job 4200:
==> flow/design.v <==
`timescale 1ns / 1ps
module md5_operation(input [1:0] round, input [3:0] phase, input [511:0] message, input [127:0] current_state, output [127:0] next_state);
	assign next_state = {current_state[31:0], round_operation(round, phase, message, current_state), current_state[95:32]};
	function [4:0] S(input [1:0] round, input [3:0] phase);
		case({round,phase[1:0]})
			4'b00_00: S = 5'd7;
			4'b00_01: S = 5'd12;
			4'b00_10: S = 5'd17;
			4'b00_11: S = 5'd22;
			4'b01_00: S = 5'd5;
			4'b01_01: S = 5'd9;
			4'b01_10: S = 5'd14;
			4'b01_11: S = 5'd20;
			4'b10_00: S = 5'd4;
			4'b10_01: S = 5'd11;
			4'b10_10: S = 5'd16;
			4'b10_11: S = 5'd23;
			4'b11_00: S = 5'd6;
			4'b11_01: S = 5'd10;
			4'b11_10: S = 5'd15;
			4'b11_11: S = 5'd21;
		endcase
	endfunction
	function [3:0] K(input [1:0] round, input [3:0] phase);
		case( {round, phase} )
			6'b00_0000: K = 4'd0; 
			6'b00_0001: K = 4'd1; 
			6'b00_0010: K = 4'd2; 
			6'b00_0011: K = 4'd3; 
			6'b00_0100: K = 4'd4; 
			6'b00_0101: K = 4'd5; 
			6'b00_0110: K = 4'd6; 
			6'b00_0111: K = 4'd7; 
			6'b00_1000: K = 4'd8; 
			6'b00_1001: K = 4'd9; 
			6'b00_1010: K = 4'd10; 
			6'b00_1011: K = 4'd11; 
			6'b00_1100: K = 4'd12; 
			6'b00_1101: K = 4'd13; 
			6'b00_1110: K = 4'd14; 
			6'b00_1111: K = 4'd15; 
			6'b01_0000: K = 4'd1; 
			6'b01_0001: K = 4'd6; 
			6'b01_0010: K = 4'd11; 
			6'b01_0011: K = 4'd0; 
			6'b01_0100: K = 4'd5; 
			6'b01_0101: K = 4'd10; 
			6'b01_0110: K = 4'd15; 
			6'b01_0111: K = 4'd4; 
			6'b01_1000: K = 4'd9; 
			6'b01_1001: K = 4'd14; 
			6'b01_1010: K = 4'd3; 
			6'b01_1011: K = 4'd8; 
			6'b01_1100: K = 4'd13; 
			6'b01_1101: K = 4'd2; 
			6'b01_1110: K = 4'd7; 
			6'b01_1111: K = 4'd12; 
			6'b10_0000: K = 4'd5; 
			6'b10_0001: K = 4'd8; 
			6'b10_0010: K = 4'd11; 
			6'b10_0011: K = 4'd14; 
			6'b10_0100: K = 4'd1; 
			6'b10_0101: K = 4'd4; 
			6'b10_0110: K = 4'd7; 
			6'b10_0111: K = 4'd10; 
			6'b10_1000: K = 4'd13; 
			6'b10_1001: K = 4'd0; 
			6'b10_1010: K = 4'd3; 
			6'b10_1011: K = 4'd6; 
			6'b10_1100: K = 4'd9; 
			6'b10_1101: K = 4'd12; 
			6'b10_1110: K = 4'd15; 
			6'b10_1111: K = 4'd2; 
			6'b11_0000: K = 4'd0; 
			6'b11_0001: K = 4'd7; 
			6'b11_0010: K = 4'd14; 
			6'b11_0011: K = 4'd5; 
			6'b11_0100: K = 4'd12; 
			6'b11_0101: K = 4'd3; 
			6'b11_0110: K = 4'd10; 
			6'b11_0111: K = 4'd1; 
			6'b11_1000: K = 4'd8; 
			6'b11_1001: K = 4'd15; 
			6'b11_1010: K = 4'd6; 
			6'b11_1011: K = 4'd13; 
			6'b11_1100: K = 4'd4; 
			6'b11_1101: K = 4'd11; 
			6'b11_1110: K = 4'd2; 
			default:    K = 4'd9; 
		endcase
	endfunction
	function [31:0] T(input [1:0] round, input [3:0] phase);
		case( {round, phase} )
			6'b00_0000: T = 32'hd76aa478;
			6'b00_0001: T = 32'he8c7b756;
			6'b00_0010: T = 32'h242070db;
			6'b00_0011: T = 32'hc1bdceee;
			6'b00_0100: T = 32'hf57c0faf;
			6'b00_0101: T = 32'h4787c62a;
			6'b00_0110: T = 32'ha8304613;
			6'b00_0111: T = 32'hfd469501;
			6'b00_1000: T = 32'h698098d8;
			6'b00_1001: T = 32'h8b44f7af;
			6'b00_1010: T = 32'hffff5bb1;
			6'b00_1011: T = 32'h895cd7be;
			6'b00_1100: T = 32'h6b901122;
			6'b00_1101: T = 32'hfd987193;
			6'b00_1110: T = 32'ha679438e;
			6'b00_1111: T = 32'h49b40821;
			6'b01_0000: T = 32'hf61e2562;
			6'b01_0001: T = 32'hc040b340;
			6'b01_0010: T = 32'h265e5a51;
			6'b01_0011: T = 32'he9b6c7aa;
			6'b01_0100: T = 32'hd62f105d;
			6'b01_0101: T = 32'h02441453;
			6'b01_0110: T = 32'hd8a1e681;
			6'b01_0111: T = 32'he7d3fbc8;
			6'b01_1000: T = 32'h21e1cde6;
			6'b01_1001: T = 32'hc33707d6;
			6'b01_1010: T = 32'hf4d50d87;
			6'b01_1011: T = 32'h455a14ed;
			6'b01_1100: T = 32'ha9e3e905;
			6'b01_1101: T = 32'hfcefa3f8;
			6'b01_1110: T = 32'h676f02d9;
			6'b01_1111: T = 32'h8d2a4c8a;
			6'b10_0000: T = 32'hfffa3942;
			6'b10_0001: T = 32'h8771f681;
			6'b10_0010: T = 32'h6d9d6122;
			6'b10_0011: T = 32'hfde5380c;
			6'b10_0100: T = 32'ha4beea44;
			6'b10_0101: T = 32'h4bdecfa9;
			6'b10_0110: T = 32'hf6bb4b60;
			6'b10_0111: T = 32'hbebfbc70;
			6'b10_1000: T = 32'h289b7ec6;
			6'b10_1001: T = 32'heaa127fa;
			6'b10_1010: T = 32'hd4ef3085;
			6'b10_1011: T = 32'h04881d05;
			6'b10_1100: T = 32'hd9d4d039;
			6'b10_1101: T = 32'he6db99e5;
			6'b10_1110: T = 32'h1fa27cf8;
			6'b10_1111: T = 32'hc4ac5665;
			6'b11_0000: T = 32'hf4292244;
			6'b11_0001: T = 32'h432aff97;
			6'b11_0010: T = 32'hab9423a7;
			6'b11_0011: T = 32'hfc93a039;
			6'b11_0100: T = 32'h655b59c3;
			6'b11_0101: T = 32'h8f0ccc92;
			6'b11_0110: T = 32'hffeff47d;
			6'b11_0111: T = 32'h85845dd1;
			6'b11_1000: T = 32'h6fa87e4f;
			6'b11_1001: T = 32'hfe2ce6e0;
			6'b11_1010: T = 32'ha3014314;
			6'b11_1011: T = 32'h4e0811a1;
			6'b11_1100: T = 32'hf7537e82;
			6'b11_1101: T = 32'hbd3af235;
			6'b11_1110: T = 32'h2ad7d2bb;
			6'b11_1111: T = 32'heb86d391;
			default:    T = 32'hxxxxxxxx;
		endcase
	endfunction
	function [31:0] round_operation(input [1:0] round, input [3:0] phase, input [511:0] message, input [127:0] current_state);
		reg [31:0] a, b, c, d;
		reg [31:0] before_shift;
		begin
			{a, b, c, d} = current_state;
			case(round)
				2'b00:   before_shift = (b&c | ~b&d);    
				2'b01:   before_shift = (b&d | c& ~d);   
				2'b10:   before_shift = (b ^ c ^ d);     
				default: before_shift = (c ^ (b | ~d));  
			endcase
			before_shift = before_shift + a + message[480-32*K(round,phase) +: 32] + T(round, phase);
			round_operation = b + ((before_shift << S(round, phase)) | (before_shift >> (32-S(round, phase))));
		end
	endfunction
endmodule
`timescale 1ns / 1ps
module md5_iter(output wire [127:0] digest_o, output reg valid, output reg [63:0] value, input clk, rst, input [63:0] message, input new_message);
	reg [1:0] round;
	reg [3:0] phase;
	reg [127:0] digest;
	wire [511:0] padded_message;
	reg [127:0] current_state;
	wire [127:0] next_state;
	reg idle;
	always @ (posedge clk) begin
		if( rst ) begin
			round <= 2'd0;
			phase <= 4'd0;
			valid <= 1'b0;
			current_state <= {32'h67452301, 32'hefcdab89, 32'h98badcfe, 32'h10325476};
			digest <= 128'd0;
			value <= 128'd0;
			idle <= 1'b1;
		end
		else begin
			if( idle ) begin
				round <= 2'd0;
				phase <= 4'd0;
				current_state <= {32'h67452301, 32'hefcdab89, 32'h98badcfe, 32'h10325476};
				idle <= ~new_message;
				if( new_message ) begin
					value <= message;
					valid <= 1'b0;
					digest <= 128'd0;
				end
			end
			else begin
				phase <= phase + 4'd1;
				if( phase == 4'd15 ) begin
					round <= round + 2'd1;
					if( round == 2'd3 ) begin
						valid <= 1'b1;
						digest <= {next_state[127:96]+32'h67452301, next_state[95:64]+32'hefcdab89,  next_state[63:32]+32'h98badcfe, next_state[31:0]+32'h10325476};
						idle <= 1'b1;
					end
				end
				current_state <= next_state;
			end
		end
	end
	md5_operation md50(.round(round), .phase(phase), .message(padded_message), .current_state(current_state), .next_state(next_state));
    assign digest_o[127:96] = {digest[103:96], digest[111:104], digest[119:112], digest[127:120]};
	assign digest_o[95:64] =  {digest[71:64], digest[79:72], digest[87:80], digest[95:88]};
	assign digest_o[63:32] =  {digest[39:32], digest[47:40], digest[55:48], digest[63:56]};
	assign digest_o[31:0] =  {digest[7:0], digest[15:8], digest[23:16], digest[31:24]};
	assign padded_message = {
		message[39:32], message[47:40], message[55:48], message[63:56],
		message[7:0], message[15:8], message[23:16], message[31:24],
		24'd0, 8'b10000000, 352'd0, 24'd0, 8'd64, 32'd0};
endmodule
==> flow/config.mk <==
export PLATFORM = sky130hd
export DESIGN_NAME = md5_iter
export DESIGN_NICKNAME = md5_iter
export VERILOG_FILES = /design/flow/design.v
export SDC_FILE = /design/flow/constraint.sdc
export NUM_CORES = 4
export LEC_CHECK = 0
export CAP_MARGIN = 20
export CORE_MARGIN = 2
export CORE_UTILIZATION = 72
export CTS_CLUSTER_DIAMETER = 369
export CTS_CLUSTER_SIZE = 98
export SLEW_MARGIN = 20
==> flow/constraint.sdc <==
create_clock -name core_clock -period 8.02 [get_ports {clk}]
set_input_delay 1.6040 -clock core_clock [delete_from_list [all_inputs] [get_ports {clk}]]
set_output_delay 1.6040 -clock core_clock [all_outputs]
set_load 0.01 [all_outputs]
run.sh (not shown) runs the stock make flow with config.mk's settings and CLKGATE_MAP_FILE=.
Status(job 4200) = ERROR, stage = clock tree synthesis (4_1_cts)
What job 5957 does differently from job 4200 at the input level:
Settings: CTS_CLUSTER_DIAMETER no longer set, was 369; CTS_CLUSTER_SIZE no longer set, was 98; CORE_UTILIZATION now 40, was 72; the clock period (ns, I/O delays scaled along) now 9.85, was 8.02.
Notes after the runs:
- Comparing job 5957 and job 4200, the one run not ending clean was job 4200.
- clock tree synthesis (4_1_cts): job 4200 exited with error
- Re area of the core region: job 5957 and job 4200 aren't equal, and the higher value belongs to job 5957.
- Job 5957: pre-CTS setup slack 1480 ps above job 4200
- Job 5957 ended up with a higher die extent in x than job 4200 did.
- The starting utilization of the core area in job 5957 sits 33 points below the value recorded for job 4200.
- Die area was higher in the run labelled job 5957.
- On number of placed instances, taps included, the higher figure sits with job 5957, not job 4200.
- Compared with job 4200, job 5957 shows total placed instance area lower by 5.2%.
- Going from job 4200 to job 5957, y dimension of the die grows by 67 um.
Inputs modified between job 5957 and job 4138:
Settings: changing CORE_UTILIZATION from 40 to 55; setting CTS_CLUSTER_SIZE to 61 for the first time; changing the clock period (ns, I/O delays scaled along) from 9.85 to 8.45.
==> results <==
Although job 4138 finished all stages, its layout failed final checks on negative setup slack.
Going from job 5957 to job 4138, cell count grew slightly.
Insertion delay to the later sink of the worst-skew pair: job 5957 and job 4138 compared, higher one is job 4138
Number of setup violations in the final report delta for job 4138 relative to job 5957: 36 higher
## Diff of input files: job 5303 against job 4138
Settings: a change of CORE_UTILIZATION from 55 to 58; an added CORE_ASPECT_RATIO of 0.9; an added SETUP_SLACK_MARGIN of -0.64.
Notes after the runs:
The remaining runs in job 4138 and job 5303 completed every stage, whereas job 5303 halted early. What the final checks of job 4138 revealed, after a flow that finished every stage, was a layout that fails on negative setup slack. Job 5303 | ERROR | global routing (5_1_grt). Diff job 5303..job 4138 | net count entering floorplan | unchanged. On cell area reported after detailed placement, job 5303 and job 4138 are basically level. On average cell area after synthesis, job 4138 tracks job 5303 almost exactly. Of the two candidates, job 4138 has the worse core area and job 5303 the better one. Of the two candidates, job 4138 has the better pre-CTS setup slack and job 5303 the worse one. Looking at job 5303 and job 4138, the cell count after placement is a wash. Job 5303 -> job 4138: synthesized-area fraction occupied by adder cells delta 0, exact match. The die area of job 5303 was superior to that of job 4138. Diff job 4138 -> job 5303: hold buffer count at cts did not really move; starting density of the core went up; HPWL after detailed placement went down.
